==> flow/design.v (excerpt) <==
module  ATCONV(
	input		clk,
	input		reset,
	output 	    busy,	
	input		ready,	
	output reg	[11:0]	iaddr,
	input signed [12:0]	idata,
	output	reg 	cwr,
	output  reg	[11:0]	caddr_wr,
	output reg 	[12:0] 	cdata_wr,
	output	reg 	crd,
	output reg	[11:0] 	caddr_rd,
	input 	[12:0] 	cdata_rd,
	output reg 	csel
	);
Size in the first run: roughly 1600 cells after synthesis, ~110 flip-flops, roughly 0.012 mm^2 of cells after synthesis.
export LEC_CHECK = 0
export ABC_AREA = 1
export CAP_MARGIN = 20
export CELL_PAD_IN_SITES_DETAIL_PLACEMENT = 1
export CELL_PAD_IN_SITES_GLOBAL_PLACEMENT = 0
export CORE_MARGIN = 2
export CORE_UTILIZATION = 28
export CTS_CLUSTER_DIAMETER = 228
export CTS_CLUSTER_SIZE = 14
export GPL_TIMING_DRIVEN = 1
export SLEW_MARGIN = 15
export TNS_END_PERCENT = 10
create_clock -name core_clock -period 9.04 [get_ports {clk}]
run.sh (not shown) runs the stock make flow with config.mk's settings and CLKGATE_MAP_FILE=.
The starting point completed without violations.
==> next run, changes <==
==> flow/config.mk (replaced) <==
export PLATFORM = sky130hd
export DESIGN_NAME = ATCONV
export DESIGN_NICKNAME = ATCONV
export VERILOG_FILES = /design/flow/design.v
export SDC_FILE = /design/flow/constraint.sdc
export NUM_CORES = 4
export LEC_CHECK = 0
export CAP_MARGIN = 20
export CELL_PAD_IN_SITES_GLOBAL_PLACEMENT = 0
export CORE_MARGIN = 2
export CORE_UTILIZATION = 72
export CTS_CLUSTER_DIAMETER = 216
export CTS_CLUSTER_SIZE = 38
export PLACE_DENSITY = 0.7
export SLEW_MARGIN = 15
==> flow/constraint.sdc (replaced) <==
create_clock -name core_clock -period 3.64 [get_ports {clk}]
set_input_delay 0.7280 -clock core_clock [delete_from_list [all_inputs] [get_ports {clk}]]
set_output_delay 0.7280 -clock core_clock [all_outputs]
set_load 0.01 [all_outputs]
Effect: The new run stopped in 5_1_grt; area after synthesis hardly moves; die size is lower by 60%; synthesized cell count decreases by 15%.
==> next run, changes <==
==> flow/config.mk (replaced) <==
export PLATFORM = sky130hd
export DESIGN_NAME = ATCONV
export DESIGN_NICKNAME = ATCONV
export VERILOG_FILES = /design/flow/design.v
export SDC_FILE = /design/flow/constraint.sdc
export NUM_CORES = 4
export LEC_CHECK = 0
export CAP_MARGIN = 20
export CORE_MARGIN = 2
export CORE_UTILIZATION = 40
export SLEW_MARGIN = 20
==> flow/constraint.sdc (replaced) <==
create_clock -name core_clock -period 8.79 [get_ports {clk}]
set_input_delay 1.7580 -clock core_clock [delete_from_list [all_inputs] [get_ports {clk}]]
set_output_delay 1.7580 -clock core_clock [all_outputs]
set_load 0.01 [all_outputs]
Effect: The changed run produced a clean layout; synthesized area stays the same; synthesized cell count is unchanged; die area is higher by well over a third.
==> next run, changes <==
--- a/flow/config.mk
+++ b/flow/config.mk
@@ -7,5 +7,6 @@
 export LEC_CHECK = 0
+export ABC_AREA = 1
 export CAP_MARGIN = 20
 export CORE_MARGIN = 2
-export CORE_UTILIZATION = 40
+export CORE_UTILIZATION = 22
 export SLEW_MARGIN = 20
==> flow/constraint.sdc (replaced) <==
create_clock -name core_clock -period 10.0 [get_ports {clk}]
set_input_delay 2.0000 -clock core_clock [delete_from_list [all_inputs] [get_ports {clk}]]
set_output_delay 2.0000 -clock core_clock [all_outputs]
set_load 0.01 [all_outputs]
After rerunning: The changed run produced a clean layout. Global-route usage falls by 7.8 points. Die size increases by about 80%. First-iteration DRC count climbs by 0.53%.
==> next run, changes <==
--- a/flow/config.mk
+++ b/flow/config.mk
@@ -7,6 +7,6 @@
 export LEC_CHECK = 0
-export ABC_AREA = 1
 export CAP_MARGIN = 20
 export CORE_MARGIN = 2
-export CORE_UTILIZATION = 22
+export CORE_UTILIZATION = 72
+export PLACE_DENSITY = 0.42
 export SLEW_MARGIN = 20
==> flow/constraint.sdc (replaced) <==
create_clock -name core_clock -period 4.0 [get_ports {clk}]
set_input_delay 0.8000 -clock core_clock [delete_from_list [all_inputs] [get_ports {clk}]]
set_output_delay 0.8000 -clock core_clock [all_outputs]
set_load 0.01 [all_outputs]
Outcome:
- Now the flow ended with an error in 5_1_grt (GRT-0232)
- synthesized cell count goes down by 15%
- area after synthesis stays flat
- die size shrinks by about 70%

Starting RTL as in the previous note.
==> flow/config.mk <==
export PLATFORM = sky130hd
export DESIGN_NAME = ATCONV
export DESIGN_NICKNAME = ATCONV
export VERILOG_FILES = /design/flow/design.v
export SDC_FILE = /design/flow/constraint.sdc
export NUM_CORES = 4
export LEC_CHECK = 0
export CAP_MARGIN = 0
export CELL_PAD_IN_SITES_GLOBAL_PLACEMENT = 0
export CORE_MARGIN = 2
export CORE_UTILIZATION = 72
export CTS_CLUSTER_DIAMETER = 75
export CTS_CLUSTER_SIZE = 24
export PLACE_DENSITY = 0.7
export SLEW_MARGIN = 40
==> flow/constraint.sdc <==
create_clock -name core_clock -period 7.08 [get_ports {clk}]
set_input_delay 1.4160 -clock core_clock [delete_from_list [all_inputs] [get_ports {clk}]]
set_output_delay 1.4160 -clock core_clock [all_outputs]
set_load 0.01 [all_outputs]
The starting point ran to the end with violations: setup timing.
==> next run, changes <==
Settings changed: CAP_MARGIN 0 to 20, CTS_CLUSTER_SIZE 24 to default, PLACE_DENSITY 0.7 to default, SETUP_SLACK_MARGIN from default to 1.83, SLEW_MARGIN 40 to 15.
Clock period 7.08 ns to 6.36 ns, I/O delays scaled along.
- This time the run stopped in global routing (5_1_grt)
- die area is unchanged
- synthesized cell count stays the same
- synthesized area stays the same

ATCONV again, from the RTL that the note above started with.
## ATCONV
module  ATCONV(
	input		clk,
	input		reset,
	output 	    busy,	
	input		ready,	
	output reg	[11:0]	iaddr,
	input signed [12:0]	idata,
	output	reg 	cwr,
	output  reg	[11:0]	caddr_wr,
	output reg 	[12:0] 	cdata_wr,
	output	reg 	crd,
	output reg	[11:0] 	caddr_rd,
	input 	[12:0] 	cdata_rd,
	output reg 	csel
	);
clock: 7.08 ns
lec_check: 0
abc_area: 1
cap_margin: 5
core_margin: 2
core_utilization: 72
cts_cluster_diameter: 355
cts_cluster_size: 36
hold_slack_margin: 0.29
place_density_lb_addon: 0.2
slew_margin: 20
The starting point never finished: it broke off in 5_1_grt on GRT-0232.
Edit:
==> flow/config.mk (replaced) <==
export PLATFORM = sky130hd
export DESIGN_NAME = ATCONV
export DESIGN_NICKNAME = ATCONV
export VERILOG_FILES = /design/flow/design.v
export SDC_FILE = /design/flow/constraint.sdc
export NUM_CORES = 4
export LEC_CHECK = 0
export ABC_AREA = 1
export CAP_MARGIN = 20
export CORE_ASPECT_RATIO = 0.69
export CORE_MARGIN = 2
export CORE_UTILIZATION = 72
export PLACE_DENSITY = 0.42
export SLEW_MARGIN = 20
==> flow/constraint.sdc (replaced) <==
create_clock -name core_clock -period 4.0 [get_ports {clk}]
set_input_delay 0.8000 -clock core_clock [delete_from_list [all_inputs] [get_ports {clk}]]
set_output_delay 0.8000 -clock core_clock [all_outputs]
set_load 0.01 [all_outputs]
Outcome: Now the flow died in 4_1_cts, error DPL-0033. Die size hardly moves. Synthesized area stays the same. Synthesized cell count stays the same.
Edit:
--- a/flow/config.mk
+++ b/flow/config.mk
@@ -7,8 +7,5 @@
 export LEC_CHECK = 0
-export ABC_AREA = 1
 export CAP_MARGIN = 20
-export CORE_ASPECT_RATIO = 0.69
 export CORE_MARGIN = 2
-export CORE_UTILIZATION = 72
-export PLACE_DENSITY = 0.42
+export CORE_UTILIZATION = 33
 export SLEW_MARGIN = 20
==> flow/constraint.sdc (replaced) <==
create_clock -name core_clock -period 8.79 [get_ports {clk}]
set_input_delay 1.7580 -clock core_clock [delete_from_list [all_inputs] [get_ports {clk}]]
set_output_delay 1.7580 -clock core_clock [all_outputs]
set_load 0.01 [all_outputs]
With this change the flow completed with no timing, DRC or antenna violations.
Die area climbs by 110%.
Synthesized cell count drops by 15%.
Synthesized area is about the same.
Edit:
--- a/flow/config.mk
+++ b/flow/config.mk
@@ -9,3 +9,5 @@
 export CORE_MARGIN = 2
-export CORE_UTILIZATION = 33
+export CORE_UTILIZATION = 70
+export CTS_CLUSTER_SIZE = 36
+export SETUP_SLACK_MARGIN = 1.45
 export SLEW_MARGIN = 20
==> flow/constraint.sdc (replaced) <==
create_clock -name core_clock -period 4.88 [get_ports {clk}]
set_input_delay 0.9760 -clock core_clock [delete_from_list [all_inputs] [get_ports {clk}]]
set_output_delay 0.9760 -clock core_clock [all_outputs]
set_load 0.01 [all_outputs]
This time the run never finished: it broke off in 5_1_grt with GRT-0232; area after synthesis stays the same; die area went down by about 50%; synthesized cell count stays the same.
Edit:
--- a/flow/config.mk
+++ b/flow/config.mk
@@ -9,5 +9,4 @@
 export CORE_MARGIN = 2
-export CORE_UTILIZATION = 70
-export CTS_CLUSTER_SIZE = 36
-export SETUP_SLACK_MARGIN = 1.45
+export CORE_UTILIZATION = 68
+export CTS_CLUSTER_SIZE = 60
 export SLEW_MARGIN = 20
==> flow/constraint.sdc (replaced) <==
create_clock -name core_clock -period 7.37 [get_ports {clk}]
set_input_delay 1.4740 -clock core_clock [delete_from_list [all_inputs] [get_ports {clk}]]
set_output_delay 1.4740 -clock core_clock [all_outputs]
set_load 0.01 [all_outputs]
Now the flow completed with no timing, DRC or antenna violations.
Die size rises by 2.8%.
Synthesized cell count does not change.
Synthesized area is unchanged.
Edit:
--- a/flow/config.mk
+++ b/flow/config.mk
@@ -9,4 +9,3 @@
 export CORE_MARGIN = 2
-export CORE_UTILIZATION = 68
-export CTS_CLUSTER_SIZE = 60
+export CORE_UTILIZATION = 40
 export SLEW_MARGIN = 20
==> flow/constraint.sdc (replaced) <==
create_clock -name core_clock -period 10.0 [get_ports {clk}]
set_input_delay 2.0000 -clock core_clock [delete_from_list [all_inputs] [get_ports {clk}]]
set_output_delay 2.0000 -clock core_clock [all_outputs]
set_load 0.01 [all_outputs]
What happened: Count of clock-buffer cells in the layout climbs by 2. Die area goes up by well over a third. Wire length goes down by a few percent. Hold slack stays flat.
